==> design/flow/run.sh <==
#!/bin/bash
# the make line also repeats each setting of config.mk as NAME=value (left out here)
make -C /OpenROAD-flow-scripts/flow DESIGN_CONFIG=/design/flow/config.mk WORK_HOME=/design/flow/orfs CLKGATE_MAP_FILE= finish
==> design/flow/config.mk <==
export PLATFORM = sky130hd
export DESIGN_NAME = bnn_layer0
export DESIGN_NICKNAME = bnn_layer0
export VERILOG_FILES = /design/flow/design.v
export SDC_FILE = /design/flow/constraint.sdc
export NUM_CORES = 4
export LEC_CHECK = 0
export CAP_MARGIN = 20
export CELL_PAD_IN_SITES_GLOBAL_PLACEMENT = 0
export CORE_ASPECT_RATIO = 0.95
export CORE_MARGIN = 2
export CORE_UTILIZATION = 72
export CTS_CLUSTER_DIAMETER = 96
export CTS_CLUSTER_SIZE = 13
export PLACE_DENSITY = 0.38
export SETUP_SLACK_MARGIN = 1.4
export SLEW_MARGIN = 20
export TNS_END_PERCENT = 75
==> design/flow/constraint.sdc <==
create_clock -name core_clock -period 5.01 [get_ports {clk}]
set_input_delay 1.0020 -clock core_clock [delete_from_list [all_inputs] [get_ports {clk}]]
set_output_delay 1.0020 -clock core_clock [all_outputs]
set_load 0.01 [all_outputs]
==> design/flow/design.v <==
`timescale 1ns / 1ps
module bnn_core #(
    parameter  STRIDE = 1,
    parameter  IN_CHANNEL = 3,
    parameter  OUT_CHANNEL = 3,
    parameter  WEGT_WIDTH = 3,
    parameter  IN_DATA_WIDTH = 28,
    parameter  IN_DATA_1CH = IN_DATA_WIDTH ** 2,
    parameter  IN_DATA_SIZE = IN_DATA_1CH * IN_CHANNEL,
    parameter  WEGT_1CH = WEGT_WIDTH ** 2,
    parameter  WEGT_SIZE = WEGT_1CH * IN_CHANNEL,
    parameter  WEGTS_SIZE = OUT_CHANNEL * WEGT_SIZE,
    parameter  OUT_DATA_WIDTH = (IN_DATA_WIDTH - WEGT_WIDTH) / STRIDE +1,
    parameter  OUT_DATA_1CH = OUT_DATA_WIDTH ** 2,
    parameter  OUT_DATA_SIZE = OUT_CHANNEL * OUT_DATA_1CH,
    parameter  NUM_BUF = WEGT_WIDTH * IN_CHANNEL,
    parameter CORE_DELAY = 5
)(
	input	wire	                    clk,
	input	wire	                    reset_n,
    input   wire [WEGT_SIZE -1: 0]      i_weight,       
    input   wire [IN_DATA_WIDTH -1:0]   i_data,         
    input   wire                        i_valid,
    input   wire [CORE_DELAY - 1 : 0]   i_calc_valid,
	output  reg                         o_valid,
	output  reg  [OUT_DATA_WIDTH -1: 0] o_result        
    );
reg [1 : 0] core_channel_cnt;
always @(posedge clk or negedge reset_n) begin
    if(!reset_n) begin
        core_channel_cnt <= 0;
    end
    else if(i_valid) begin
        if(core_channel_cnt == 2) begin
            core_channel_cnt <= 0;
        end
        else begin
            core_channel_cnt <= core_channel_cnt + 1;
        end
    end
    else begin
        core_channel_cnt <= 0;
    end
end
integer i, j;
reg [IN_DATA_WIDTH - 1 : 0] r_input_mem_data [NUM_BUF - 1 : 0];
always @(posedge clk or negedge reset_n) begin
	if(!reset_n) begin
		for(i = 0; i < NUM_BUF; i = i + 1) begin
			r_input_mem_data[i] <= {IN_DATA_WIDTH{1'b0}};
		end
	end
	else if(i_valid && core_channel_cnt == 0) begin		 
		for(i = 0; i < IN_CHANNEL; i = i + 1) begin
			r_input_mem_data[i * WEGT_WIDTH] 	    <= r_input_mem_data[i * WEGT_WIDTH + 1];
			r_input_mem_data[i * WEGT_WIDTH + 1] 	<= r_input_mem_data[i * WEGT_WIDTH + 2];
		end
		r_input_mem_data[2] <= i_data;
		r_input_mem_data[5] <= 0;
		r_input_mem_data[8] <= 0;
	end
	else if(i_valid) begin
		r_input_mem_data[core_channel_cnt * WEGT_WIDTH + 2] <= i_data;
	end
end
reg [WEGT_SIZE - 1 : 0] r_weight;
always @(posedge clk or negedge reset_n) begin
    if(!reset_n) begin
        r_weight <= {WEGT_SIZE{1'b0}};
    end
    else if(i_valid) begin
        r_weight <= i_weight;
    end
end
wire [WEGT_SIZE - 1 : 0] sliced_input [OUT_DATA_WIDTH - 1 : 0];
genvar a,b,c;
generate
	for(a = 0; a < OUT_DATA_WIDTH; a = a + 1) begin
		for(b = 0; b < IN_CHANNEL; b = b + 1) begin
			for(c = 0; c < WEGT_WIDTH; c = c + 1) begin
				assign sliced_input[a][(WEGT_SIZE - 1) - b * WEGT_1CH - c * WEGT_WIDTH -: WEGT_WIDTH] 
				= r_input_mem_data[b * WEGT_WIDTH + c][(IN_DATA_WIDTH - 1) - a -: WEGT_WIDTH];
			end
		end
	end
endgenerate
reg [WEGT_SIZE - 1 : 0 ] r_sliced_input [OUT_DATA_WIDTH - 1 : 0];
always @(posedge clk or negedge reset_n) begin
	if(!reset_n) begin
		for(i = 0; i < OUT_DATA_WIDTH; i = i + 1) begin
			r_sliced_input[i] <= {WEGT_SIZE{1'b0}};
		end
	end
	else if(i_calc_valid[1]) begin
		for(i = 0; i < OUT_DATA_WIDTH; i = i + 1) begin
			r_sliced_input[i] <= sliced_input[i];
		end
	end
end
wire [WEGT_SIZE - 1 : 0] xnor_result [OUT_DATA_WIDTH - 1 : 0];
genvar d;
generate
	for(d = 0; d < OUT_DATA_WIDTH; d = d + 1) begin
		assign xnor_result[d] = ~ (r_sliced_input[d] ^ r_weight);
	end
endgenerate
reg [WEGT_SIZE - 1 : 0] r_xnor_result [OUT_DATA_WIDTH - 1 : 0];
always @(posedge clk or negedge reset_n) begin
	if(!reset_n) begin
		for(i = 0; i < OUT_DATA_WIDTH; i = i + 1) begin
			r_xnor_result[i] <= {WEGT_SIZE{1'b0}};
		end
	end
	else if(i_calc_valid[2]) begin
		for(i = 0; i < OUT_DATA_WIDTH; i = i + 1) begin
			r_xnor_result[i] <= xnor_result[i];
		end
	end
end
reg [4 : 0] popcnt_result [OUT_DATA_WIDTH - 1 : 0];
always @(*) begin
	for(i = 0; i < OUT_DATA_WIDTH; i = i + 1) begin
		popcnt_result[i] = 0;
		for(j = 0; j < WEGT_SIZE; j = j + 1) begin
			popcnt_result[i] = popcnt_result[i] + r_xnor_result[i][j];
		end
	end
end
reg [4 : 0] r_popcnt_result [OUT_DATA_WIDTH - 1 : 0];
always @(posedge clk or negedge reset_n) begin
	if(!reset_n) begin
		for(i = 0; i < OUT_DATA_WIDTH; i = i + 1) begin
			r_popcnt_result[i] <= {WEGT_SIZE{1'b0}};
		end
	end
	else if(i_calc_valid[3]) begin
		for(i = 0; i < OUT_DATA_WIDTH; i = i + 1) begin
			r_popcnt_result[i] <= popcnt_result[i];
		end
	end
end
wire [OUT_DATA_WIDTH - 1 : 0] result;
genvar e;
generate
	for(e = 0; e < OUT_DATA_WIDTH; e = e + 1) begin
		assign result[(OUT_DATA_WIDTH - 1) - e] = (r_popcnt_result[e] << 1) > WEGT_SIZE ? 1 : 0;
	end
endgenerate
always @(posedge clk or negedge reset_n) begin
	if(!reset_n) begin
		o_result <= {WEGT_SIZE{1'b0}};
	end
	else if(i_calc_valid[4]) begin
		o_result <= result;
	end
end
always @(posedge clk or negedge reset_n) begin
    if(!reset_n) begin
        o_valid <= 0;
    end
    else begin
        o_valid <= i_calc_valid[4];
    end
end
endmodule
`timescale 1ns / 1ps
module bnn_layer
#(
	parameter CNT_BIT = 31,
	parameter IN_MEM_DWIDTH = 28,
	parameter IN_MEM_AWIDTH = 7,
	parameter IN_MEM_DEPTH  = 84,
	parameter WEGT_MEM_DWIDTH = 27,
	parameter WEGT_MEM_AWIDTH = 2,
	parameter WEGT_MEM_DEPTH  = 3,
	parameter OUT_MEM_DWIDTH = 26,
	parameter OUT_MEM_AWIDTH = 5,
	parameter OUT_MEM_DEPTH  = 78,
    parameter  STRIDE = 1,
    parameter  IN_CHANNEL = 3,
    parameter  OUT_CHANNEL = 3,
    parameter  WEGT_WIDTH = 3,
    parameter  IN_DATA_WIDTH = 28,
    parameter  IN_DATA_1CH = IN_DATA_WIDTH ** 2,
    parameter  IN_DATA_SIZE = IN_DATA_1CH * IN_CHANNEL,  
    parameter  WEGT_1CH = WEGT_WIDTH ** 2,
    parameter  WEGT_SIZE = WEGT_1CH * IN_CHANNEL,
    parameter  WEGTS_SIZE = OUT_CHANNEL * WEGT_SIZE,
    parameter  OUT_DATA_WIDTH = (IN_DATA_WIDTH - WEGT_WIDTH) / STRIDE +1,
    parameter  OUT_DATA_1CH = OUT_DATA_WIDTH ** 2,
    parameter  OUT_DATA_SIZE = OUT_CHANNEL * OUT_DATA_1CH,
    parameter  NUM_BUF = WEGT_WIDTH * IN_CHANNEL,
    parameter  STATE_WIDTH = 3,
    parameter  CORE_DELAY = 5
)
(
    input 				        clk,
    input 				        reset_n,
	input 				        i_run,
	input  [CNT_BIT-1:0]	    i_num_cnt,
	output   			        o_idle,
	output   			        o_read,
	output                      o_write,
	output  			        o_done,
	output[IN_MEM_AWIDTH-1:0] 	addr_input,
	output 				        ce_input,
	output 				        we_input,
	input [IN_MEM_DWIDTH-1:0]   q_input,
	output[IN_MEM_DWIDTH-1:0] 	d_input,
	output[WEGT_MEM_AWIDTH-1:0] addr_weight,
	output 				        ce_weight,
	output 				        we_weight,
	input [WEGT_MEM_DWIDTH-1:0] q_weight,
	output[WEGT_MEM_DWIDTH-1:0] d_weight,
    output[OUT_MEM_AWIDTH-1:0] 	addr_output,
	output 				        ce_output,
	output 				        we_output,
	input [OUT_MEM_DWIDTH-1:0]  q_output,
	output[OUT_MEM_DWIDTH-1:0] 	d_output
    );
localparam S_IDLE	= 2'b00;
localparam S_RUN	= 2'b01;
localparam S_DONE  	= 2'b10;
reg [1:0] c_state_read;  
reg [1:0] n_state_read;  
reg [1:0] c_state_write;  
reg [1:0] n_state_write;  
wire      is_write_start;
wire      calc_valid;
wire      out_channel_end;
wire      wegt_read;
wire      result_valid;
wire	  is_write_done;
wire	  is_read_done;
always @(posedge clk or negedge reset_n) begin
    if(!reset_n) begin
		c_state_read <= S_IDLE;
    end else begin
		c_state_read <= n_state_read;
    end
end
always @(posedge clk or negedge reset_n) begin
    if(!reset_n) begin
		c_state_write <= S_IDLE;
    end else begin
		c_state_write <= n_state_write;
    end
end
always @(*) 
begin
	n_state_read = c_state_read;  
	case(c_state_read)
	S_IDLE	: if(i_run)
				n_state_read = S_RUN;
	S_RUN   : if(is_read_done)
				n_state_read = S_DONE;
	S_DONE	: n_state_read 	 = S_IDLE;
	endcase
end 
always @(*) 
begin
	n_state_write = c_state_write;  
	case(c_state_write)
	S_IDLE	: if(is_write_start)
				n_state_write = S_RUN;
	S_RUN   : if(is_write_done)
				n_state_write = S_DONE;
	S_DONE	: n_state_write   = S_IDLE;
	endcase
end 
assign o_idle 		= (c_state_read == S_IDLE) && (c_state_write == S_IDLE);
assign o_read 		= (c_state_read == S_RUN);
assign o_write 		= (c_state_write == S_RUN);
assign o_done 		= (c_state_write == S_DONE);  
reg [CNT_BIT-1:0] num_cnt;
reg [3:0] o_write_cnt;
always @(posedge clk or negedge reset_n) begin
    if(!reset_n) begin
        num_cnt <= 0;  
    end else if (i_run) begin
        num_cnt <= i_num_cnt;
	end else if (o_done) begin
		num_cnt <= 0;
	end
end
reg [1:0] in_channel_cnt;
always @(posedge clk or negedge reset_n) begin	 
	if(!reset_n) begin
		in_channel_cnt <= 1;
	end
	else if(in_channel_cnt >= 2) begin
		in_channel_cnt <= 0;
	end
	else if(o_read) begin
		in_channel_cnt <= in_channel_cnt + 1;
	end
end
reg [2 : 0] out_channel_cnt;
always @(posedge clk or negedge reset_n) begin
	if(!reset_n) begin
		out_channel_cnt <= 0;
	end
	else if(out_channel_end) begin
		out_channel_cnt <= out_channel_cnt + 1;
	end
	else if(out_channel_cnt == OUT_CHANNEL) begin
		out_channel_cnt <= 0;
	end
end
reg [IN_DATA_WIDTH - 1 : 0] row_cnt;
always @(posedge clk or negedge reset_n) begin	
	if(!reset_n) begin
		row_cnt <= 0;
	end
	else if(row_cnt >= IN_DATA_WIDTH) begin
		row_cnt <= 0;
	end
	else if(o_read && in_channel_cnt == 2) begin
		row_cnt <= row_cnt + 1;
	end
end
reg [CORE_DELAY - 1 : 0] r_calc_valid;
always @(posedge clk or negedge reset_n) begin
	if(!reset_n) begin
		r_calc_valid <= {CORE_DELAY{1'b0}};
	end
	else begin
		r_calc_valid <= {r_calc_valid[CORE_DELAY - 2 : 0],{calc_valid}};
	end
end
reg [CNT_BIT-1:0] addr_cnt_read_input;
reg [CNT_BIT-1:0] addr_cnt_read_weight; 
reg [CNT_BIT-1:0] addr_cnt_write;
assign is_read_done  = o_read  && (out_channel_cnt == OUT_CHANNEL - 1) && out_channel_end ;
assign is_write_done = o_write && (addr_cnt_write == OUT_MEM_DEPTH - 1) && (|r_calc_valid == 0);
assign calc_valid	= o_read && (in_channel_cnt == 0) && (row_cnt > 2);
assign out_channel_end = (addr_cnt_read_input == IN_MEM_DEPTH - 1); 
assign wegt_read    = o_read && (out_channel_cnt > 0) && (in_channel_cnt == 0) &&(row_cnt == 2);
always @(posedge clk or negedge reset_n) begin
    if(!reset_n) begin
        addr_cnt_read_input <= 0;  
    end else if (is_read_done | out_channel_end) begin
        addr_cnt_read_input <= 0; 
    end else if (o_read) begin
        addr_cnt_read_input <= IN_DATA_WIDTH * in_channel_cnt + row_cnt;
	end
end
always @(posedge clk or negedge reset_n) begin
    if(!reset_n) begin
        addr_cnt_read_weight <= 0;  
    end else if (is_read_done) begin
        addr_cnt_read_weight <= 0; 
    end else if (wegt_read) begin
        addr_cnt_read_weight <= addr_cnt_read_weight + 1;
	end
end
always @(posedge clk or negedge reset_n) begin
    if(!reset_n) begin
        addr_cnt_write <= 0;  
    end else if (is_write_done) begin
        addr_cnt_write <= 0; 
    end else if (o_write && result_valid ) begin
        addr_cnt_write <= addr_cnt_write + 1;
	end
end
reg  r_valid;
always @(posedge clk or negedge reset_n) begin
    if(!reset_n) begin
        r_valid <= {IN_MEM_DWIDTH{1'b0}};  
    end else begin
	    r_valid <= o_read;  
    end
end
assign addr_input 	= addr_cnt_read_input;
assign ce_input 	= o_read;
assign we_input 	= 1'b0;  
assign d_input		= {IN_MEM_DWIDTH{1'b0}};  
wire [IN_MEM_DWIDTH - 1 : 0]    input_mem_data;
assign input_mem_data = q_input;
assign addr_weight 	= addr_cnt_read_weight;
assign ce_weight 	= o_read;    
assign we_weight 	= 1'b0;  
assign d_weight		= {IN_MEM_DWIDTH{1'b0}};  
wire [WEGT_MEM_DWIDTH - 1:0] 	weight_mem_data;
assign weight_mem_data = q_weight; 
wire [OUT_MEM_DWIDTH-1:0] w_result;
bnn_core #(
.WEGT_WIDTH     (WEGT_WIDTH),
.IN_DATA_WIDTH  (IN_DATA_WIDTH),
.STRIDE         (STRIDE),
.IN_CHANNEL     (IN_CHANNEL),
.OUT_CHANNEL    (OUT_CHANNEL)
) u_bnn_core (
.clk            (clk),
.reset_n        (reset_n),
.i_weight       (weight_mem_data),
.i_data         (input_mem_data),
.i_valid	    (r_valid),
.i_calc_valid   (r_calc_valid),
.o_valid        (result_valid),
.o_result       (w_result)
);
assign is_write_start = r_calc_valid[4];
assign addr_output 	= addr_cnt_write;
assign ce_output 	= o_write && result_valid;
assign we_output 	= o_write;
assign d_output		= w_result;
endmodule
module bnn_layer0 (
    input  wire        clk,
    input  wire        reset_n,
    input  wire        i_run,
    output wire        o_idle,
    output wire        o_done,
    output wire [6:0]  addr_input,
    output wire        ce_input,
    input  wire [27:0] q_input,
    output wire [1:0]  addr_weight,
    output wire        ce_weight,
    input  wire [26:0] q_weight,
    output wire [6:0]  addr_output,
    output wire        we_output,
    output wire [25:0] d_output
);
wire        w_read, w_write;
wire        w_we_input, w_we_weight, w_ce_output, w_we_output;
wire [27:0] w_d_input;
wire [26:0] w_d_weight;
bnn_layer #(
    .CNT_BIT         (31),
    .IN_MEM_DWIDTH   (28),
    .IN_MEM_AWIDTH   (7),
    .IN_MEM_DEPTH    (84),
    .WEGT_MEM_DWIDTH (27),
    .WEGT_MEM_AWIDTH (2),
    .WEGT_MEM_DEPTH  (3),
    .OUT_MEM_DWIDTH  (26),
    .OUT_MEM_AWIDTH  (7),
    .OUT_MEM_DEPTH   (78),
    .WEGT_WIDTH      (3),
    .IN_DATA_WIDTH   (28),
    .STRIDE          (1),
    .IN_CHANNEL      (3),
    .OUT_CHANNEL     (3)
) u_bnn_layer (
    .clk         (clk),
    .reset_n     (reset_n),
    .i_run       (i_run),
    .i_num_cnt   (31'd84),
    .o_idle      (o_idle),
    .o_read      (w_read),
    .o_write     (w_write),
    .o_done      (o_done),
    .addr_input  (addr_input),
    .ce_input    (ce_input),
    .we_input    (w_we_input),
    .q_input     (q_input),
    .d_input     (w_d_input),
    .addr_weight (addr_weight),
    .ce_weight   (ce_weight),
    .we_weight   (w_we_weight),
    .q_weight    (q_weight),
    .d_weight    (w_d_weight),
    .addr_output (addr_output),
    .ce_output   (w_ce_output),
    .we_output   (w_we_output),
    .q_output    (26'd0),
    .d_output    (d_output)
);
assign we_output = w_ce_output & w_we_output;
endmodule
==> run notes, run 1 <==
run metrics: dpl cells=7948, clock power share=42.9%, pin count of the biggest net entering global routing=147, ys flop type=dfrtp_1, CP Max Fanout=2, 1st-iter DRT viols=~3500, Fill cells=~6700, Worst slew margin=roughly a quarter, maxcap violations=0, Worst R2R Setup Slack=-0.14 ns, Worst Max-Slew Pin Slew=1.142 ns, Setup crit end=u_bnn_layer.u_bnn_core.r_popcnt_result[2][4]$_DFFE_PN0P_, worst min path class=input port to asynchronous set/reset pin, busiest layer in global routing=met2, RR Startpoint=u_bnn_layer.u_bnn_core.r_xnor_result[2][17]$_DFFE_PN0P_, initial antenna violation count=2, fmax=194.2 MHz, Site Rows=118, NetSw=4.686 mW, Post-Syn Area=0.07843 mm^2, NumNets Final=7466, CP max stage delay=0.56 ns, grt ovf=0, FF-to-FF path depth=17, io pins=105, Syn. warnings=7, critical path arrival=5.77 ns, Pint=16.81 mW, Worst-path clk slew=0.07 ns, adder share=16.01%, Most Frequent Cell on Critical Path=fa_1, tool warnings=approximately 60, Yosys Instances=6621, min Tclk post-route=roughly 5.1 ns, Complex Gates by Area=between 5 and 6%, Seq pwr share=55.4%, antenna-violating nets left=0, setup_tns=-1.023 ns, hpwl dp=118.9 mm, seq pwr=11.9 mW, CTS tree=done, Clock Skew=0.02110 ns, Comb gate area=about 0.038 mm^2, first-pass GRT wire length=292.9 mm, Die Size=between 0.1 and 0.15 mm^2, final core utilization=between 70% and 80%, worst r2r dst=u_bnn_layer.u_bnn_core.r_popcnt_result[2][4]$_DFFE_PN0P_, RSZ-0062 raised after global routing=yes, P_comb=349 uW, smallest hold slack=between 0.2 and 0.25 ns, Pins Over Slew Limit=0, first drt pass iteration count=6, Largest logic family=adder cells, vias in the first global route=49960, Area Overhead vs Synth=9.741%, top area contributor share=46.90%, final hold violations=0, syn avg cell area=11.85 um^2, clock latency on the worst-skew pair=0.76 ns, Synth Seq Share=47.00%, mux cell area share after synthesis=12.47%, CP Capture Type=flip-flop, PD cells=between 200 and 250 mW/mm^2, FFs w/ async S/R, synth=100.0%, commonest cells in the synthesized netlist=1470 x dfrtp_1, 942 x inv_1, 854 x mux2_2, CTS Sinks=1473, sequential cell area=0.03695 mm^2, DR vias=47110, Critical Path Start Type=flip-flop, clk pwr=9.23 mW, Combinational Power Share=1.6%, WP depth=17, met1 Use GR=just over 50%, via density per instance=5.770, H-tree depth=4, total CTS buffers=131, total core area=0.1085 mm^2, routed wire length=185.8 mm, Die Span Y=325.7 um, Die W=~340 um, Netlist cell types=61, Post-synth area hogs=dfrtp_1 47%, mux2_2 12%, fa_1 12%, xnor2_1 9.0%, inv_1 4.5%, kind of cell adding the most delay to the critical path=adder cells, sw frac=approximately 22%, met3 GRT Util=5.299%, checks failing in the layout checks=negative setup slack, routability cong.=0.8520, CP required=approximately 5.6 ns, GR Layer Usage met2=55.09%, Final Non-Filler Cells=8165, Biggest consumer=registers, worst path bufs/invs=4, Pre-Place Util=72.27%, area leader, netlist=dfrtp_1, critical-path cell list=fa_1 > inv_2 > fa_1 > inv_1 > fa_1 > inv_1 > fa_1 > fa_1 > fa_1 > inv_1 > ha_1 > a21o_1 > fa_2 > a21o_1 > a21oi_2 > xnor2_1 > mux2_2, Gate Count Post-Synth=6621, count of library flops with an enable pin=0, Worst Setup Path Type=flip-flop to flip-flop, Total GRT Usage=34.65%, Remaining DRCs=0, xor/xnor share of the synthesized area=9.291%, Chip Area, Yosys=0.07843 mm^2, Setup violations, final=17, Root Buffer=clkbuf_16, worst vdd ir=0.0002846 V, period utilisation layout=102.8%, cell with the most instances after synthesis=dfrtp_1, mean routed wirelength per cell=22.76 um, Leak=40.40 nW, flops & latches, synth=1473, setup slack after layout=-0.1386 ns, Basic Gates by Area=3.980%, CP startpoint=u_bnn_layer.u_bnn_core.r_xnor_result[2][17]$_DFFE_PN0P_, outcome=finished with violations, I/O Buffers=104, CP max stage cell=fa_1, Clock Tree Buf Depth=3
## through the flow
step           cell area (um^2)  total power [mW]  worst slack, ns
2_1_floorplan             78710             12.15          0.07960
3_3_place_gp              81290             12.50         -0.04126
3_5_place_dp              81290             12.50          -0.1137
4_1_cts                   85640             21.64          -0.1296
5_1_grt                   86060             22.13          -0.2805
6_report                  86070             21.49          -0.1386
## what timing repair did
action | 4_1_cts | 5_1_grt
hold buffers | 0 | 0
setup buffers | 30 | 15
setup endpoints to repair | 104 | 104
pin swaps | 91 | 75
resized | 125 | 75
## layer usage
| layer | wire length, um | vias up |
|---|---|---|
| li1 | - | 21060 |
| met1 | 81010 | 24590 |
| met2 | 88780 | 1154 |
| met3 | 10770 | 305 |
| met4 | 5263 | 2 |
| met5 | 7 | - |
## area by class of cell
| class | instances | area share [%] |
|---|---|---|
| clock inverter | 13 | 0.1614 |
| sequential | 1473 | 42.93 |
| clock buffer | 157 | 3.996 |
| timing repair buffer | 232 | 2.884 |
| multi-input combinational | 3906 | 43.82 |
| antenna | 2 | 0.005815 |
| inverter | 942 | 4.108 |
| tap | 1440 | 2.093 |
==> inputs of run 2 (changes only) <==
Settings changed: ABC_AREA set to 1, CELL_PAD_IN_SITES_GLOBAL_PLACEMENT 0 to unset, CORE_ASPECT_RATIO 0.95 to unset, CTS_CLUSTER_DIAMETER 96 to unset, CTS_CLUSTER_SIZE 13 to unset, PLACE_DENSITY 0.38 to 0.6, SETUP_SLACK_MARGIN 1.4 to unset, TNS_END_PERCENT 75 to unset.
Clock period 5.01 ns to 4.62 ns, I/O delays scaled along.
==> run notes, run 2 <==
run metrics: adder share=15.74% (was 16.01%), Total GRT Usage=47.70% (was 34.65%), first-pass GRT wire length=395.9 mm (was 292.9 mm), NumNets Final=9898 (was 7466), routed wire length=265.3 mm (was 185.8 mm), Chip Area, Yosys=0.07977 mm^2 (was 0.07843 mm^2), Yosys Instances=9114 (was 6621), xor/xnor share of the synthesized area=1.658% (was 9.291%), Root Buffer=clkbuf_16 (unchanged), P_comb=30.7 mW (was 349 uW), PD cells=671.5 mW/mm^2 (was 249.7 mW/mm^2), Post-Syn Area=0.07977 mm^2 (was 0.07843 mm^2), hpwl dp=163.1 mm (was 118.9 mm), routability cong.=0.9529 (was 0.8520), Post-synth area hogs=dfrtp_1 46%, fa_1 12%, nand2_1 10%, inv_1 6.7%, a31oi_1 5.1% (was dfrtp_1 47%, mux2_2 12%, fa_1 12%, xnor2_1 9.0%, inv_1 4.5%), DR vias=66860 (was 47110), Netlist cell types=38 (was 61), Remaining DRCs=0 (unchanged), total CTS buffers=153 (was 131), Largest logic family=simple AND/OR/NAND/NOR gates (was adder cells), Complex Gates by Area=10.42% (was 5.005%), flops & latches, synth=1473 (unchanged), Die Size=0.1135 mm^2 (was 0.1116 mm^2), sw frac=39.74% (was 21.80%), I/O Buffers=104 (unchanged), Gate Count Post-Synth=9114 (was 6621), io pins=105 (unchanged), Biggest consumer=combinational cells (was registers), cell with the most instances after synthesis=nand2_1 (was dfrtp_1), mean routed wirelength per cell=24.70 um (was 22.76 um), top area contributor share=46.12% (was 46.90%), Worst R2R Setup Slack=-0.47 ns (was -0.14 ns), NetSw=23.57 mW (was 4.686 mW), critical path arrival=5.74 ns (was 5.77 ns), clock power share=21.8% (was 42.9%), Most Frequent Cell on Critical Path=fa_1 (unchanged), grt ovf=0 (unchanged), count of library flops with an enable pin=0 (unchanged), outcome=finished with violations (unchanged), Leak=44.02 nW (was 40.40 nW), mux cell area share after synthesis=0% (was 12.47%), kind of cell adding the most delay to the critical path=adder cells (unchanged), CP max stage delay=0.55 ns (was 0.56 ns), CP Max Fanout=2 (unchanged), FFs w/ async S/R, synth=100.0% (unchanged), vias in the first global route=65510 (was 49960), Worst slew margin=14.13% (was 23.90%), Fill cells=7289 (was 6698), final core utilization=80.13% (was 79.31%), CP Capture Type=flip-flop (unchanged), clk pwr=12.9 mW (was 9.23 mW), tool warnings=98 (was 60), ys flop type=dfrtp_1 (unchanged), RR Startpoint=u_bnn_layer.u_bnn_core.r_xnor_result[6][17]$_DFFE_PN0P_ (was u_bnn_layer.u_bnn_core.r_xnor_result[2][17]$_DFFE_PN0P_), seq pwr=15.6 mW (was 11.9 mW), CP max stage cell=fa_1 (unchanged), worst path bufs/invs=4 (unchanged), CP required=5.27 ns (was 5.63 ns), Site Rows=122 (was 118), Setup violations, final=78 (was 17), Worst-path clk slew=0.06 ns (was 0.07 ns), fmax=196.4 MHz (was 194.2 MHz), area leader, netlist=dfrtp_1 (unchanged), checks failing in the layout checks=negative setup slack (unchanged), Worst Setup Path Type=flip-flop to flip-flop (unchanged), period utilisation layout=110.2% (was 102.8%), critical-path cell list=fa_1 > inv_1 > fa_1 > inv_1 > fa_1 > inv_2 > fa_1 > fa_1 > fa_1 > inv_1 > ha_1 > a21o_1 > fa_2 > a21oi_2 > nor2_1 > nor2_2 > xor2_1 > o21ai_1 (was fa_1 > inv_2 > fa_1 > inv_1 > fa_1 > inv_1 > fa_1 > fa_1 > fa_1 > inv_1 > ha_1 > a21o_1 > fa_2 > a21o_1 > a21oi_2 > xnor2_1 > mux2_2), setup slack after layout=-0.4727 ns (was -0.1386 ns), Pre-Place Util=72.38% (was 72.27%), CTS tree=done (unchanged), Pwr Total=59.30 mW (was 21.49 mW), clock latency on the worst-skew pair=0.80 ns (was 0.76 ns), Syn. warnings=7 (unchanged), Setup crit end=u_bnn_layer.u_bnn_core.r_popcnt_result[6][4]$_DFFE_PN0P_ (was u_bnn_layer.u_bnn_core.r_popcnt_result[2][4]$_DFFE_PN0P_), 1st-iter DRT viols=8964 (was 3536), syn avg cell area=8.752 um^2 (was 11.85 um^2), sequential cell area=0.03689 mm^2 (was 0.03695 mm^2), worst vdd ir=0.0006264 V (was 0.0002846 V), Die Span Y=336.8 um (was 325.7 um), H-tree depth=4 (unchanged), RSZ-0062 raised after global routing=yes (unchanged), pin count of the biggest net entering global routing=212 (was 147), via density per instance=6.224 (was 5.770), WP depth=18 (was 17), antenna-violating nets left=0 (unchanged), Worst Max-Slew Pin Slew=1.288 ns (was 1.142 ns), smallest hold slack=0.1501 ns (was 0.2458 ns), first drt pass iteration count=9 (was 6), Combinational Power Share=51.8% (was 1.6%), FF-to-FF path depth=18 (was 17), Clock Skew=0.02777 ns (was 0.02110 ns), setup_tns=-16.57 ns (was -1.023 ns), Pins Over Slew Limit=0 (unchanged), maxcap violations=0 (unchanged), worst r2r dst=u_bnn_layer.u_bnn_core.r_popcnt_result[6][4]$_DFFE_PN0P_ (was u_bnn_layer.u_bnn_core.r_popcnt_result[2][4]$_DFFE_PN0P_), Comb gate area=0.03592 mm^2 (was 0.03771 mm^2), hold buffers post-CTS=0 (unchanged), worst min path class=input port to asynchronous set/reset pin (unchanged), Clock Tree Buf Depth=3 (unchanged), DP Worst Slack=-0.4787 ns (was -0.1137 ns), final hold violations=0 (unchanged), CP startpoint=u_bnn_layer.u_bnn_core.r_xnor_result[6][17]$_DFFE_PN0P_ (was u_bnn_layer.u_bnn_core.r_xnor_result[2][17]$_DFFE_PN0P_), Critical Path Start Type=flip-flop (unchanged), total core area=0.1102 mm^2 (was 0.1085 mm^2), Area Overhead vs Synth=10.71% (was 9.741%), commonest cells in the synthesized netlist=2213 x nand2_1, 1470 x dfrtp_1, 1429 x inv_1 (was 1470 x dfrtp_1, 942 x inv_1, 854 x mux2_2), Die W=336.8 um (was 342.6 um), Seq pwr share=26.4% (was 55.4%), Synth Seq Share=46.22% (was 47.00%), min Tclk post-route=5.093 ns (was 5.149 ns), Basic Gates by Area=16.48% (was 3.980%), CTS Sinks=1473 (unchanged), initial antenna violation count=15 (was 2), Pint=35.73 mW (was 16.81 mW)
-- run 2: metrics by stage --
step,cells,area [um^2]
after global routing,10730,88270
after CTS,10710,87780
after floorplan,9136,79870
after detailed placement,10420,82180
after global placement,10420,82180
final,10740,88310
-- run 2: layout make-up --
class | instances | share of cell area, %
diodes | 15 | 0.04250
clock buffers | 225 | 5.227
clock inverters | 50 | 0.6645
inverters | 1445 | 6.160
multi-input cells | 5755 | 40.68
flip-flops and latches | 1473 | 41.78
well taps | 1488 | 2.108
repair buffers | 290 | 3.344
-- run 2: what timing repair did --
item,4_1_cts,5_1_grt
resized,136,110
pin swaps,74,70
setup endpoints to repair,78,93
setup buffers,23,20
-- run 2: routing by layer --
layer  global-route usage, %  share of wire, %  vias to the layer above
met5                       0             0.045                        -
met4                   32.76               8.1                       16
met3                   16.32                13                     1296
met2                   68.77                43                     4547
met1                   61.27                35                    32470
li1                        -                 -                    28520
==> inputs of run 3 (changes only) <==
Settings changed: ABC_AREA 1 to unset, PLACE_DENSITY 0.6 to 0.4, SETUP_SLACK_MARGIN set to 0.14.
Clock period 4.62 ns to 3.65 ns, I/O delays scaled along.
==> run notes, run 3 <==
run metrics: WP depth=17 (was 18), clock power share=49.2% (was 21.8%), CTS Sinks=1473 (unchanged), clock latency on the worst-skew pair=0.78 ns (was 0.80 ns), smallest hold slack=0.4325 ns (was 0.1501 ns), hold path endpoint=u_bnn_layer.c_state_read[0]$_DFF_PN1_, worst vdd ir=0.0004887 V (was 0.0006264 V), CP required=4.30 ns (was 5.27 ns), NumNets Final=7672 (was 9898), CTS tree=done (unchanged), Root Buffer=clkbuf_16 (unchanged), routed wire length=193.6 mm (was 265.3 mm), 1st-iter DRT viols=3756 (was 8964), worst min path class=flip-flop to flip-flop (was input port to asynchronous set/reset pin), RSZ-0062 raised after global routing=yes (unchanged), Final Non-Filler Cells=8441 (was 10740), PD cells=370.7 mW/mm^2 (was 671.5 mW/mm^2), sw frac=21.12% (was 39.74%), total CTS buffers=155 (was 153), final core utilization=82.53% (was 80.13%), period utilisation layout=141.3% (was 110.2%), ys flop type=dfrtp_1 (unchanged), Total GRT Usage=35.99% (was 47.70%), hpwl dp=122.8 mm (was 163.1 mm), Yosys Instances=6621 (was 9114), Post-synth area hogs=dfrtp_1 47%, mux2_2 12%, fa_1 12%, xnor2_1 9.0%, inv_1 4.5% (was dfrtp_1 46%, fa_1 12%, nand2_1 10%, inv_1 6.7%, a31oi_1 5.1%), DR vias=48870 (was 66860), Seq pwr share=49.3% (was 26.4%), Die W=334.0 um (was 336.8 um), critical path arrival=5.80 ns (was 5.74 ns), top area contributor share=46.90% (was 46.12%), HP Start=u_bnn_layer.c_state_read[1]$_DFF_PN0_, Largest logic family=adder cells (was simple AND/OR/NAND/NOR gates), DP Worst Slack=-1.480 ns (was -0.4787 ns), Combinational Power Share=1.5% (was 51.8%), seq pwr=16.4 mW (was 15.6 mW), Post-Syn Area=0.07843 mm^2 (was 0.07977 mm^2), Worst Hold Depth=1, worst r2r dst=u_bnn_layer.u_bnn_core.r_popcnt_result[17][4]$_DFFE_PN0P_ (was u_bnn_layer.u_bnn_core.r_popcnt_result[6][4]$_DFFE_PN0P_), min Tclk post-route=5.157 ns (was 5.093 ns), FF-to-FF path depth=17 (was 18), Most Frequent Cell on Critical Path=fa_1 (unchanged), GR Layer Usage met2=58.67% (was 68.77%), Worst-path clk slew=0.06 ns (about the same), RR Startpoint=u_bnn_layer.u_bnn_core.r_xnor_result[17][17]$_DFFE_PN0P_ (was u_bnn_layer.u_bnn_core.r_xnor_result[6][17]$_DFFE_PN0P_), Worst Max-Slew Pin Slew=1.203 ns (was 1.288 ns), Worst Setup Path Type=flip-flop to flip-flop (unchanged), adder share=16.01% (was 15.74%), commonest cells in the synthesized netlist=1470 x dfrtp_1, 942 x inv_1, 854 x mux2_2 (was 2213 x nand2_1, 1470 x dfrtp_1, 1429 x inv_1), Clock Skew=0.02043 ns (was 0.02777 ns), xor/xnor share of the synthesized area=9.291% (was 1.658%), grt ovf=0 (unchanged), checks failing in the layout checks=negative setup slack (unchanged), mux cell area share after synthesis=12.47% (was 0%), Synth Seq Share=47.00% (was 46.22%), Basic Gates by Area=3.980% (was 16.48%), Pint=26.15 mW (was 35.73 mW), pin count of the biggest net entering global routing=154 (was 212), Site Rows=121 (was 122), outcome=finished with violations (unchanged), CP max stage delay=0.54 ns (was 0.55 ns), final hold violations=0 (unchanged), count of library flops with an enable pin=0 (unchanged), CP Capture Type=flip-flop (unchanged), syn avg cell area=11.85 um^2 (was 8.752 um^2), critical-path cell list=fa_1 > inv_1 > fa_1 > inv_1 > fa_1 > inv_1 > fa_1 > fa_1 > fa_1 > inv_1 > ha_1 > a21o_1 > fa_2 > a21o_1 > a21oi_2 > xnor2_1 > mux2_2 (was fa_1 > inv_1 > fa_1 > inv_1 > fa_1 > inv_2 > fa_1 > fa_1 > fa_1 > inv_1 > ha_1 > a21o_1 > fa_2 > a21oi_2 > nor2_1 > nor2_2 > xor2_1 > o21ai_1), Netlist cell types=61 (was 38), total core area=0.1084 mm^2 (was 0.1102 mm^2), P_comb=493 uW, met3 GRT Util=5.346% (was 16.32%), worst path bufs/invs=4 (unchanged), Area Overhead vs Synth=14.07% (was 10.71%), FFs w/ async S/R, synth=100.0% (unchanged), antenna-violating nets left=0 (unchanged), Gate Count Post-Synth=6621 (was 9114), Clock Tree Buf Depth=3 (unchanged), Complex Gates by Area=5.005% (was 10.42%), Biggest consumer=registers (was combinational cells), setup slack after layout=-1.507 ns (was -0.4727 ns), flops & latches, synth=1473 (unchanged), tool warnings=60 (was 98), vias in the first global route=52230 (was 65510), clk pwr=16.3 mW (was 12.9 mW), CP max stage cell=fa_1 (unchanged), via density per instance=5.789 (was 6.224), busiest layer in global routing=met2 (unchanged), first-pass GRT wire length=303.5 mm (was 395.9 mm), Die Size=0.1116 mm^2 (was 0.1135 mm^2), Remaining DRCs=0 (unchanged), area leader, netlist=dfrtp_1 (unchanged), Setup crit end=u_bnn_layer.u_bnn_core.r_popcnt_result[17][4]$_DFFE_PN0P_ (was u_bnn_layer.u_bnn_core.r_popcnt_result[6][4]$_DFFE_PN0P_), CP Max Fanout=2 (unchanged), first drt pass iteration count=5 (was 9), Worst R2R Setup Slack=-1.51 ns (was -0.47 ns), initial antenna violation count=3 (was 15), Leak=42.21 nW (was 44.02 nW), H-tree depth=4 (unchanged), met1 Use GR=50.04% (was 61.27%), maxcap violations=0 (unchanged), Setup violations, final=104 (was 78), kind of cell adding the most delay to the critical path=adder cells (unchanged), Critical Path Start Type=flip-flop (unchanged), cell with the most instances after synthesis=dfrtp_1 (was nand2_1), Chip Area, Yosys=0.07843 mm^2 (was 0.07977 mm^2), io pins=105 (unchanged), I/O Buffers=104 (unchanged), routability cong.=0.8476 (was 0.9529), Syn. warnings=7 (unchanged), Final Cell Area=0.08946 mm^2 (was 0.08831 mm^2), NetSw=7.004 mW (was 23.57 mW), dpl cells=8114 (was 10420), DP Area=0.08284 mm^2 (was 0.08218 mm^2), mean routed wirelength per cell=22.94 um (was 24.70 um), CP startpoint=u_bnn_layer.u_bnn_core.r_xnor_result[17][17]$_DFFE_PN0P_ (was u_bnn_layer.u_bnn_core.r_xnor_result[6][17]$_DFFE_PN0P_), Die Span Y=334.0 um (was 336.8 um), fmax=193.9 MHz (was 196.4 MHz), Worst slew margin=19.80% (was 14.13%), Pre-Place Util=72.35% (was 72.38%), Pins Over Slew Limit=0 (unchanged)
run 3: repair_timing:
action	CTS	global route
resized	92	137
setup buffers	26	20
hold buffers	1	0
hold endpoints to repair	32	0
pin swaps	48	60
setup endpoints to repair	104	104
run 3: final cells by class:
cell class,instances,area [um^2]
sequential,1473,36950
clock buffer,236,4715
inverter,942,3536
timing repair buffer,414,4031
multi-input combinational,3906,37870
fill,6231,18940
tap,1414,1769
antenna,2,5.005
clock inverter,54,588.1
run 3: layer usage:
layer / vias to the layer above / part of all wire [%]
met5: - / 0.011
met4: 4 / 3.8
met3: 437 / 5.9
met2: 1426 / 49
met1: 25410 / 42
li1: 21590 / -
run 3: per-stage QoR:
| stage | TNS, ns | total power [mW] |
|---|---|---|
| detailed placement | -121.56 | 17.17 |
| global placement | -113.89 | 17.17 |
| global route | -137.69 | 34.05 |
| finish | -123.45 | 33.16 |
| floorplan | -98.54 | 16.68 |
| CTS | -122.07 | 33.36 |
==> inputs of run 4 (changes only) <==
Settings changed: CAP_MARGIN 20 to 35, CORE_ASPECT_RATIO set to 0.89, CTS_CLUSTER_DIAMETER set to 97, CTS_CLUSTER_SIZE set to 21, PLACE_DENSITY 0.4 to 0.41, SETUP_SLACK_MARGIN 0.14 to 0.65, SLEW_MARGIN 20 to 5.
Clock period 3.65 ns to 4.66 ns, I/O delays scaled along.
==> run notes, run 4 <==
run metrics: dpl cells=8065 (was 8114), syn avg cell area=11.85 um^2 (unchanged), Critical Path Start Type=flip-flop (unchanged), CTS tree=done (unchanged), vias in the first global route=49560 (was 52230), Die W=353.8 um (was 334.0 um), Remaining DRCs=0 (unchanged), Synth Seq Share=47.00% (unchanged), # diodes=0 (was 2), antenna-violating nets left=0 (unchanged), fmax=193.4 MHz (was 193.9 MHz), via density per instance=5.774 (was 5.789), RSZ-0062 raised after global routing=yes (unchanged), DR vias=47530 (was 48870), Die Span Y=315.4 um (was 334.0 um), critical path arrival=5.77 ns (was 5.80 ns), Site Rows=114 (was 121), CP max stage cell=fa_1 (unchanged), first-pass GRT wire length=294.3 mm (was 303.5 mm), period utilisation layout=110.9% (was 141.3%), worst r2r dst=u_bnn_layer.u_bnn_core.r_popcnt_result[15][4]$_DFFE_PN0P_ (was u_bnn_layer.u_bnn_core.r_popcnt_result[17][4]$_DFFE_PN0P_), Netlist cell types=61 (unchanged), Seq pwr share=61.4% (was 49.3%), outcome=finished with violations (unchanged), Pins Over Slew Limit=0 (unchanged), clock power share=36.7% (was 49.2%), Leak=40.30 nW (was 42.21 nW), Final Non-Filler Cells=8232 (was 8441), pin count of the biggest net entering global routing=220 (was 154), clk pwr=7.64 mW (was 16.3 mW), cell with the most instances after synthesis=dfrtp_1 (unchanged), Combinational Power Share=1.9% (was 1.5%), Root Buffer=clkbuf_16 (unchanged), seq pwr=12.8 mW (was 16.4 mW), Total GRT Usage=34.78% (was 35.99%), worst min path class=input port to asynchronous set/reset pin (was flip-flop to flip-flop), Worst-path clk slew=0.09 ns (was 0.06 ns), 1st-iter DRT viols=4003 (was 3756), Clock Tree Buf Depth=3 (unchanged), total CTS buffers=80 (was 155), FFs w/ async S/R, synth=100.0% (unchanged), RR Startpoint=u_bnn_layer.u_bnn_core.r_xnor_result[15][17]$_DFFE_PN0P_ (was u_bnn_layer.u_bnn_core.r_xnor_result[17][17]$_DFFE_PN0P_), Chip Area, Yosys=0.07843 mm^2 (unchanged), adder share=16.01% (unchanged), worst path bufs/invs=4 (unchanged), commonest cells in the synthesized netlist=1470 x dfrtp_1, 942 x inv_1, 854 x mux2_2 (unchanged), Worst slew margin=7.153% (was 19.80%), Most Frequent Cell on Critical Path=fa_1 (unchanged), Die Size=0.1116 mm^2 (about the same), mux cell area share after synthesis=12.47% (unchanged), Pre-Place Util=72.44% (was 72.35%), min Tclk post-route=5.170 ns (was 5.157 ns), Largest logic family=adder cells (unchanged), io pins=105 (unchanged), CP Max Fanout=2 (unchanged), hold buffers post-CTS=0 (was 1), critical-path cell list=fa_1 > inv_1 > fa_1 > inv_2 > fa_1 > inv_2 > fa_1 > fa_1 > fa_1 > inv_1 > ha_1 > a21o_1 > fa_2 > a21o_1 > a21oi_2 > xnor2_1 > mux2_4 (was fa_1 > inv_1 > fa_1 > inv_1 > fa_1 > inv_1 > fa_1 > fa_1 > fa_1 > inv_1 > ha_1 > a21o_1 > fa_2 > a21o_1 > a21oi_2 > xnor2_1 > mux2_2), Biggest consumer=registers (unchanged), Basic Gates by Area=3.980% (unchanged), Syn. warnings=7 (unchanged), mean routed wirelength per cell=22.96 um (was 22.94 um), count of library flops with an enable pin=0 (unchanged), Worst Setup Path Type=flip-flop to flip-flop (unchanged), hpwl dp=122.8 mm (about the same), setup slack after layout=-0.5099 ns (was -1.507 ns), Fill cells=6722 (was 6231), Pint=16.24 mW (was 26.15 mW), Pwr Total=20.83 mW (was 33.16 mW), CP max stage delay=0.53 ns (was 0.54 ns), PD cells=242.4 mW/mm^2 (was 370.7 mW/mm^2), Comb gate area=0.03786 mm^2 (was 0.03787 mm^2), I/O Buffers=104 (unchanged), CTS Sinks=1473 (unchanged), routability cong.=0.8412 (was 0.8476), Worst R2R Setup Slack=-0.51 ns (was -1.51 ns), tool warnings=66 (was 60), Gate Count Post-Synth=6621 (unchanged), grt ovf=0 (unchanged), P_comb=392 uW (was 493 uW), checks failing in the layout checks=negative setup slack (unchanged), xor/xnor share of the synthesized area=9.291% (unchanged), DP Worst Slack=-0.4833 ns (was -1.480 ns), Yosys Instances=6621 (unchanged), NetSw=4.587 mW (was 7.004 mW), Setup crit end=u_bnn_layer.u_bnn_core.r_popcnt_result[15][4]$_DFFE_PN0P_ (was u_bnn_layer.u_bnn_core.r_popcnt_result[17][4]$_DFFE_PN0P_), Complex Gates by Area=5.005% (unchanged), Final Cell Area=0.08590 mm^2 (was 0.08946 mm^2), CP required=5.26 ns (was 4.30 ns), Clock Skew=0.02526 ns (was 0.02043 ns), clock latency on the worst-skew pair=0.71 ns (was 0.78 ns), Post-Syn Area=0.07843 mm^2 (unchanged), CP Capture Type=flip-flop (unchanged), top area contributor share=46.90% (unchanged), sw frac=22.03% (was 21.12%), H-tree depth=3 (was 4), ys flop type=dfrtp_1 (unchanged), FF-to-FF path depth=17 (unchanged), Area Overhead vs Synth=9.534% (was 14.07%), Worst Max-Slew Pin Slew=1.393 ns (was 1.203 ns), NumNets Final=7524 (was 7672), routed wire length=189.0 mm (was 193.6 mm), final hold violations=0 (unchanged), DP Area=0.08217 mm^2 (was 0.08284 mm^2), total core area=0.1083 mm^2 (was 0.1084 mm^2), maxcap violations=0 (unchanged), WP depth=17 (unchanged), initial antenna violation count=3 (unchanged), CP startpoint=u_bnn_layer.u_bnn_core.r_xnor_result[15][17]$_DFFE_PN0P_ (was u_bnn_layer.u_bnn_core.r_xnor_result[17][17]$_DFFE_PN0P_), Setup violations, final=88 (was 104), sequential cell area=0.03695 mm^2 (about the same), flops & latches, synth=1473 (unchanged), Post-synth area hogs=dfrtp_1 47%, mux2_2 12%, fa_1 12%, xnor2_1 9.0%, inv_1 4.5% (unchanged), worst vdd ir=0.0004253 V (was 0.0004887 V), first drt pass iteration count=5 (unchanged), kind of cell adding the most delay to the critical path=adder cells (unchanged), smallest hold slack=0.05085 ns (was 0.4325 ns), area leader, netlist=dfrtp_1 (unchanged)
-- run 4: layout make-up --
cell class,instances,share of cell area (%)
Tap cell,1450,2.112
Timing Repair Buffer,341,4.024
Sequential cell,1473,43.01
Multi-Input combinational cell,3906,44.07
Inverter,942,4.116
Clock inverter,3,0.04369
Clock buffer,117,2.616
-- run 4: repair_timing --
item / in CTS / in global routing
endpoints found under the setup margin: 104 / 104
pin swaps: 53 / 59
resized: 103 / 122
setup buffers: 26 / 18
-- run 4: per-stage QoR --
step           TNS, ns  util (%)
6_report        -18.78     79.35
5_1_grt         -31.81     79.35
2_1_floorplan   -5.006         -
4_1_cts         -18.04     78.65
3_3_place_gp    -10.84     75.70
3_5_place_dp    -16.12     75.90
-- run 4: per-layer routing --
| layer | global-route usage [%] | vias to the layer above | part of all wire (%) |
|---|---|---|---|
| li1 | - | 21170 | - |
| met1 | 50.47 | 24860 | 43 |
| met4 | 8.956 | 0 | 2.9 |
| met3 | 5.899 | 302 | 6.1 |
| met5 | 0 | - | 0 |
| met2 | 55.65 | 1196 | 48 |
==> inputs of run 5 (changes only) <==
Settings changed: CAP_MARGIN 35 to 20, CORE_ASPECT_RATIO 0.89 to unset, CTS_CLUSTER_DIAMETER 97 to 367, CTS_CLUSTER_SIZE 21 to unset, PLACE_DENSITY 0.41 to 0.4, SETUP_SLACK_MARGIN 0.65 to 0.62, SLEW_MARGIN 5 to 20.
Clock period 4.66 ns to 4.13 ns, I/O delays scaled along.
==> run notes, run 5 <==
run metrics: commonest cells in the synthesized netlist=1470 x dfrtp_1, 942 x inv_1, 854 x mux2_2 (unchanged), Die Span Y=334.0 um (was 315.4 um), CTS tree=done (unchanged), Die Size=0.1116 mm^2 (about the same), sw frac=20.94% (was 22.03%), 1st-iter DRT viols=3794 (was 4003), Post-Syn Area=0.07843 mm^2 (unchanged), NetSw=6.030 mW (was 4.587 mW), final core utilization=81.96% (was 79.35%), NumNets Final=7651 (was 7524), CP Max Fanout=2 (unchanged), via density per instance=5.804 (was 5.774), worst path bufs/invs=5 (was 4), CP required=4.77 ns (was 5.26 ns), total CTS buffers=154 (was 80), count of library flops with an enable pin=0 (unchanged), antenna-violating nets left=0 (unchanged), WP depth=18 (was 17), clock latency on the worst-skew pair=0.76 ns (was 0.71 ns), RR Startpoint=u_bnn_layer.u_bnn_core.r_xnor_result[23][17]$_DFFE_PN0P_ (was u_bnn_layer.u_bnn_core.r_xnor_result[15][17]$_DFFE_PN0P_), Worst slew margin=19.42% (was 7.153%), Pwr Total=28.80 mW (was 20.83 mW), period utilisation layout=125.8% (was 110.9%), Combinational Power Share=1.5% (was 1.9%), worst vdd ir=0.0005252 V (was 0.0004253 V), grt ovf=0 (unchanged), Clock Skew=0.01543 ns (was 0.02526 ns), Setup violations, final=104 (was 88), H-tree depth=4 (was 3), min Tclk post-route=5.198 ns (was 5.170 ns), total core area=0.1084 mm^2 (was 0.1083 mm^2), P_comb=432 uW (was 392 uW), Synth Seq Share=47.00% (unchanged), PD cells=324.2 mW/mm^2 (was 242.4 mW/mm^2), xor/xnor share of the synthesized area=9.291% (unchanged), mux cell area share after synthesis=12.47% (unchanged), CP max stage cell=fa_1 (unchanged), kind of cell adding the most delay to the critical path=adder cells (unchanged), Final Cell Area=0.08885 mm^2 (was 0.08590 mm^2), Most Frequent Cell on Critical Path=fa_1 (unchanged), Chip Area, Yosys=0.07843 mm^2 (unchanged), outcome=finished with violations (unchanged), RSZ-0062 raised after global routing=yes (unchanged), Leak=41.90 nW (was 40.30 nW), setup slack after layout=-1.068 ns (was -0.5099 ns), FFs w/ async S/R, synth=100.0% (unchanged), Syn. warnings=7 (unchanged), Worst R2R Setup Slack=-1.07 ns (was -0.51 ns), CTS Sinks=1473 (unchanged), Die W=334.0 um (was 353.8 um), Seq pwr share=50.2% (was 61.4%), routability cong.=0.8573 (was 0.8412), hpwl dp=122.7 mm (was 122.8 mm), critical-path cell list=fa_1 > inv_2 > fa_1 > inv_1 > fa_1 > inv_2 > fa_1 > fa_1 > fa_1 > inv_2 > ha_4 > a21oi_4 > fa_2 > inv_1 > a21o_1 > a21oi_2 > xnor2_1 > mux2_4 (was fa_1 > inv_1 > fa_1 > inv_2 > fa_1 > inv_2 > fa_1 > fa_1 > fa_1 > inv_1 > ha_1 > a21o_1 > fa_2 > a21o_1 > a21oi_2 > xnor2_1 > mux2_4), Pre-Place Util=72.35% (was 72.44%), Site Rows=121 (was 114), FF-to-FF path depth=18 (was 17), Pins Over Slew Limit=0 (unchanged), final hold violations=0 (unchanged), initial antenna violation count=4 (was 3), DR vias=48710 (was 47530), Basic Gates by Area=3.980% (unchanged), critical path arrival=5.84 ns (was 5.77 ns), seq pwr=14.5 mW (was 12.8 mW), Post-synth area hogs=dfrtp_1 47%, mux2_2 12%, fa_1 12%, xnor2_1 9.0%, inv_1 4.5% (unchanged), syn avg cell area=11.85 um^2 (unchanged), DP Area=0.08252 mm^2 (was 0.08217 mm^2), top area contributor share=46.90% (unchanged), ys flop type=dfrtp_1 (unchanged), Worst Setup Path Type=flip-flop to flip-flop (unchanged), Pint=22.77 mW (was 16.24 mW), area leader, netlist=dfrtp_1 (unchanged), tool warnings=56 (was 66), CP max stage delay=0.56 ns (was 0.53 ns), Total GRT Usage=35.62% (was 34.78%), Area Overhead vs Synth=13.28% (was 9.534%), Root Buffer=clkbuf_16 (unchanged), clock power share=48.3% (was 36.7%), clk pwr=13.9 mW (was 7.64 mW), Yosys Instances=6621 (unchanged), routed wire length=193.0 mm (was 189.0 mm), Netlist cell types=61 (unchanged), I/O Buffers=104 (unchanged), vias in the first global route=51430 (was 49560), pin count of the biggest net entering global routing=183 (was 220), Largest logic family=adder cells (unchanged), Worst-path clk slew=0.06 ns (was 0.09 ns), worst r2r dst=u_bnn_layer.u_bnn_core.r_popcnt_result[23][4]$_DFFE_PN0P_ (was u_bnn_layer.u_bnn_core.r_popcnt_result[15][4]$_DFFE_PN0P_), Gate Count Post-Synth=6621 (unchanged), first-pass GRT wire length=300.3 mm (was 294.3 mm), mean routed wirelength per cell=22.99 um (was 22.96 um), cell with the most instances after synthesis=dfrtp_1 (unchanged), CP startpoint=u_bnn_layer.u_bnn_core.r_xnor_result[23][17]$_DFFE_PN0P_ (was u_bnn_layer.u_bnn_core.r_xnor_result[15][17]$_DFFE_PN0P_), first drt pass iteration count=5 (unchanged), Complex Gates by Area=5.005% (unchanged), Worst Max-Slew Pin Slew=1.209 ns (was 1.393 ns), Biggest consumer=registers (unchanged), Critical Path Start Type=flip-flop (unchanged), io pins=105 (unchanged), worst min path class=input port to asynchronous set/reset pin (unchanged), CP Capture Type=flip-flop (unchanged), Setup crit end=u_bnn_layer.u_bnn_core.r_popcnt_result[23][4]$_DFFE_PN0P_ (was u_bnn_layer.u_bnn_core.r_popcnt_result[15][4]$_DFFE_PN0P_), adder share=16.01% (unchanged), fmax=192.4 MHz (was 193.4 MHz), Remaining DRCs=0 (unchanged), # diodes=0 (unchanged), flops & latches, synth=1473 (unchanged), maxcap violations=0 (unchanged), Clock Tree Buf Depth=3 (unchanged), checks failing in the layout checks=negative setup slack (unchanged)
-- run 5: area by class of cell --
cell class / instances / area [um^2]
multi-input combinational: 3906 / 37790
sequential: 1473 / 36940
fill: 6331 / 19550
clock buffer: 226 / 4523
timing repair buffer: 394 / 3796
inverter: 942 / 3536
tap: 1414 / 1769
clock inverter: 38 / 485.5
-- run 5: stage by stage --
step / std cells / TNS (ns) / setup WS [ns] / hold WS (ns)
finish: 8393 / -74.93 / -1.068 / 0.02739
global route: 8393 / -89.10 / -1.193 / 0.05097
CTS: 8377 / -73.11 / -0.9912 / 0.01164
detailed placement: 8086 / -70.93 / -1.004 / 0.4146
global placement: 8086 / -63.76 / -0.9310 / 0.4148
floorplan: 6643 / -48.62 / -0.8004 / 0.3519
-- run 5: timing repair --
item                       in CTS  in global routing
pin swaps                      36                 58
resized                       104                116
setup endpoints to repair     104                104
gates cloned                    0                  0
hold buffers                    0                  0
buffers inserted               27                 16
-- run 5: metal layers --
layer  track usage (%)  up-vias  wire (um)
li1                  -    21540          -
met1             49.62    25400      80430
met2             58.38     1378      94400
met3             4.795      386      10930
met4             12.70        4       7173
met5                 0        -         26
==> inputs of run 6 (changes only) <==
Settings changed: CTS_CLUSTER_DIAMETER 367 to 102, CTS_CLUSTER_SIZE set to 13, PLACE_DENSITY 0.4 to 0.91, SETUP_SLACK_MARGIN 0.62 to 0.76, TNS_END_PERCENT set to 25.
Clock period 4.13 ns to 4.55 ns, I/O delays scaled along.
==> run notes, run 6 <==
run metrics: FFs w/ async S/R, synth=100.0% (unchanged), Die W=334.0 um (unchanged), Syn. warnings=7 (unchanged), sequential cell area=0.03695 mm^2 (was 0.03694 mm^2), min Tclk post-route=5.363 ns (was 5.198 ns), setup_tns=-37.25 ns (was -74.93 ns), commonest cells in the synthesized netlist=1470 x dfrtp_1, 942 x inv_1, 854 x mux2_2 (unchanged), Yosys Instances=6621 (unchanged), CP Max Fanout=2 (unchanged), Die Size=0.1116 mm^2 (unchanged), RSZ-0062 raised after global routing=yes (unchanged), WP depth=15 (was 18), mean routed wirelength per cell=27.09 um (was 22.99 um), Setup violations, final=103 (was 104), CP startpoint=u_bnn_layer.u_bnn_core.r_xnor_result[15][5]$_DFFE_PN0P_ (was u_bnn_layer.u_bnn_core.r_xnor_result[23][17]$_DFFE_PN0P_), PD cells=277.1 mW/mm^2 (was 324.2 mW/mm^2), H-tree depth=4 (unchanged), Chip Area, Yosys=0.07843 mm^2 (unchanged), Netlist cell types=61 (unchanged), top area contributor share=46.90% (unchanged), CP Capture Type=flip-flop (unchanged), io pins=105 (unchanged), total core area=0.1084 mm^2 (unchanged), worst r2r dst=u_bnn_layer.u_bnn_core.r_popcnt_result[15][4]$_DFFE_PN0P_ (was u_bnn_layer.u_bnn_core.r_popcnt_result[23][4]$_DFFE_PN0P_), Seq pwr share=54.9% (was 50.2%), Worst Setup Path Type=flip-flop to flip-flop (unchanged), NumNets Final=7524 (was 7651), Setup crit end=u_bnn_layer.u_bnn_core.r_popcnt_result[15][4]$_DFFE_PN0P_ (was u_bnn_layer.u_bnn_core.r_popcnt_result[23][4]$_DFFE_PN0P_), critical-path cell list=inv_1 > fa_1 > fa_1 > fa_1 > fa_1 > fa_1 > fa_1 > inv_1 > ha_1 > a21o_1 > fa_2 > a21o_1 > a21oi_2 > xnor2_1 > mux2_4 (was fa_1 > inv_2 > fa_1 > inv_1 > fa_1 > inv_2 > fa_1 > fa_1 > fa_1 > inv_2 > ha_4 > a21oi_4 > fa_2 > inv_1 > a21o_1 > a21oi_2 > xnor2_1 > mux2_4), sw frac=22.33% (was 20.94%), Die Span Y=334.0 um (unchanged), critical path arrival=6.02 ns (was 5.84 ns), Combinational Power Share=1.6% (was 1.5%), Gate Count Post-Synth=6621 (unchanged), clk pwr=10.4 mW (was 13.9 mW), area leader, netlist=dfrtp_1 (unchanged), Post-Syn Area=0.07843 mm^2 (unchanged), mux cell area share after synthesis=12.47% (unchanged), Worst R2R Setup Slack=-0.81 ns (was -1.07 ns), vias in the first global route=57720 (was 51430), first-pass GRT wire length=336.4 mm (was 300.3 mm), Worst-path clk slew=0.08 ns (was 0.06 ns), xor/xnor share of the synthesized area=9.291% (unchanged), CP max stage delay=0.62 ns (was 0.56 ns), Area Overhead vs Synth=9.963% (was 13.28%), Leak=40.47 nW (was 41.90 nW), routed wire length=222.1 mm (was 193.0 mm), outcome=finished with violations (unchanged), Worst Max-Slew Pin Slew=1.296 ns (was 1.209 ns), FF-to-FF path depth=15 (was 18), ys flop type=dfrtp_1 (unchanged), hold buffers post-CTS=0 (unchanged), CP required=5.21 ns (was 4.77 ns), RR Startpoint=u_bnn_layer.u_bnn_core.r_xnor_result[15][5]$_DFFE_PN0P_ (was u_bnn_layer.u_bnn_core.r_xnor_result[23][17]$_DFFE_PN0P_), DP Area=0.08166 mm^2 (was 0.08252 mm^2), Comb gate area=0.03764 mm^2 (was 0.03779 mm^2), fmax=186.5 MHz (was 192.4 MHz), Complex Gates by Area=5.005% (unchanged), clock power share=43.5% (was 48.3%), pin count of the biggest net entering global routing=214 (was 183), Total GRT Usage=40.09% (was 35.62%), Pins Over Slew Limit=0 (unchanged), tool warnings=76 (was 56), DR vias=52780 (was 48710), total CTS buffers=131 (was 154), Root Buffer=clkbuf_16 (unchanged), setup slack after layout=-0.8131 ns (was -1.068 ns), hpwl dp=126.1 mm (was 122.7 mm), count of library flops with an enable pin=0 (unchanged), 1st-iter DRT viols=5957 (was 3794), checks failing in the layout checks=negative setup slack (unchanged), Pint=18.56 mW (was 22.77 mW), Final Cell Area=0.08624 mm^2 (was 0.08885 mm^2), worst min path class=input port to asynchronous set/reset pin (unchanged), Clock Skew=0.03932 ns (was 0.01543 ns), Synth Seq Share=47.00% (unchanged), Pre-Place Util=72.35% (unchanged), final hold violations=0 (unchanged), grt ovf=0 (unchanged), antenna-violating nets left=0 (unchanged), Remaining DRCs=0 (unchanged), worst vdd ir=0.0003482 V (was 0.0005252 V), Basic Gates by Area=3.980% (unchanged), cell with the most instances after synthesis=dfrtp_1 (unchanged), Worst slew margin=13.63% (was 19.42%), Fill cells=5133 (was 6331), Biggest consumer=registers (unchanged), adder share=16.01% (unchanged), I/O Buffers=104 (unchanged), Post-synth area hogs=dfrtp_1 47%, mux2_2 12%, fa_1 12%, xnor2_1 9.0%, inv_1 4.5% (unchanged), first drt pass iteration count=8 (was 5), Largest logic family=adder cells (unchanged), Site Rows=121 (unchanged), kind of cell adding the most delay to the critical path=adder cells (unchanged), seq pwr=13.1 mW (was 14.5 mW), syn avg cell area=11.85 um^2 (unchanged), Critical Path Start Type=flip-flop (unchanged), routability cong.=0.8857 (was 0.8573), flops & latches, synth=1473 (unchanged), worst path bufs/invs=2 (was 5), CTS Sinks=1473 (unchanged), Pwr Total=23.90 mW (was 28.80 mW), maxcap violations=0 (unchanged), Most Frequent Cell on Critical Path=fa_1 (unchanged), via density per instance=6.438 (was 5.804), Clock Tree Buf Depth=3 (unchanged), clock latency on the worst-skew pair=0.78 ns (was 0.76 ns), period utilisation layout=117.9% (was 125.8%), NetSw=5.335 mW (was 6.030 mW), initial antenna violation count=4 (unchanged), CP max stage cell=fa_1 (unchanged), P_comb=382 uW (was 432 uW), CTS tree=done (unchanged)
[run 6: layout make-up]
type	count	share of cell area (%)
timing repair buffer	290	3.161
inverter	942	4.100
antenna	3	0.008705
multi-input combinational	3906	43.64
clock inverter	13	0.1988
tap	1414	2.051
sequential	1473	42.85
clock buffer	158	3.993
[run 6: per-stage QoR]
stage | hold slack, ns | setup WS (ns) | instances | utilization (%)
floorplan | 0.3519 | -0.3812 | 6643 | -
global placement | 0.4452 | -0.4782 | 7997 | 75.33
detailed placement | 0.4487 | -0.5930 | 7997 | 75.34
CTS | 0.2207 | -0.6503 | 8186 | 79.17
global route | 0.1834 | -0.9010 | 8197 | 79.55
finish | 0.07374 | -0.8131 | 8199 | 79.56
[run 6: layer usage]
metal	routed length, um	track usage (%)
met4	18960	27.76
met2	101700	62.03
met5	66	0
met3	25540	11.33
met1	75800	49.27
[run 6: what timing repair did]
action,CTS,global route
resized,94,84
buffers inserted,18,10
pin swaps,80,45
setup endpoints to repair,104,104
No activity file was given, so power comes from the tool's default toggle rates.
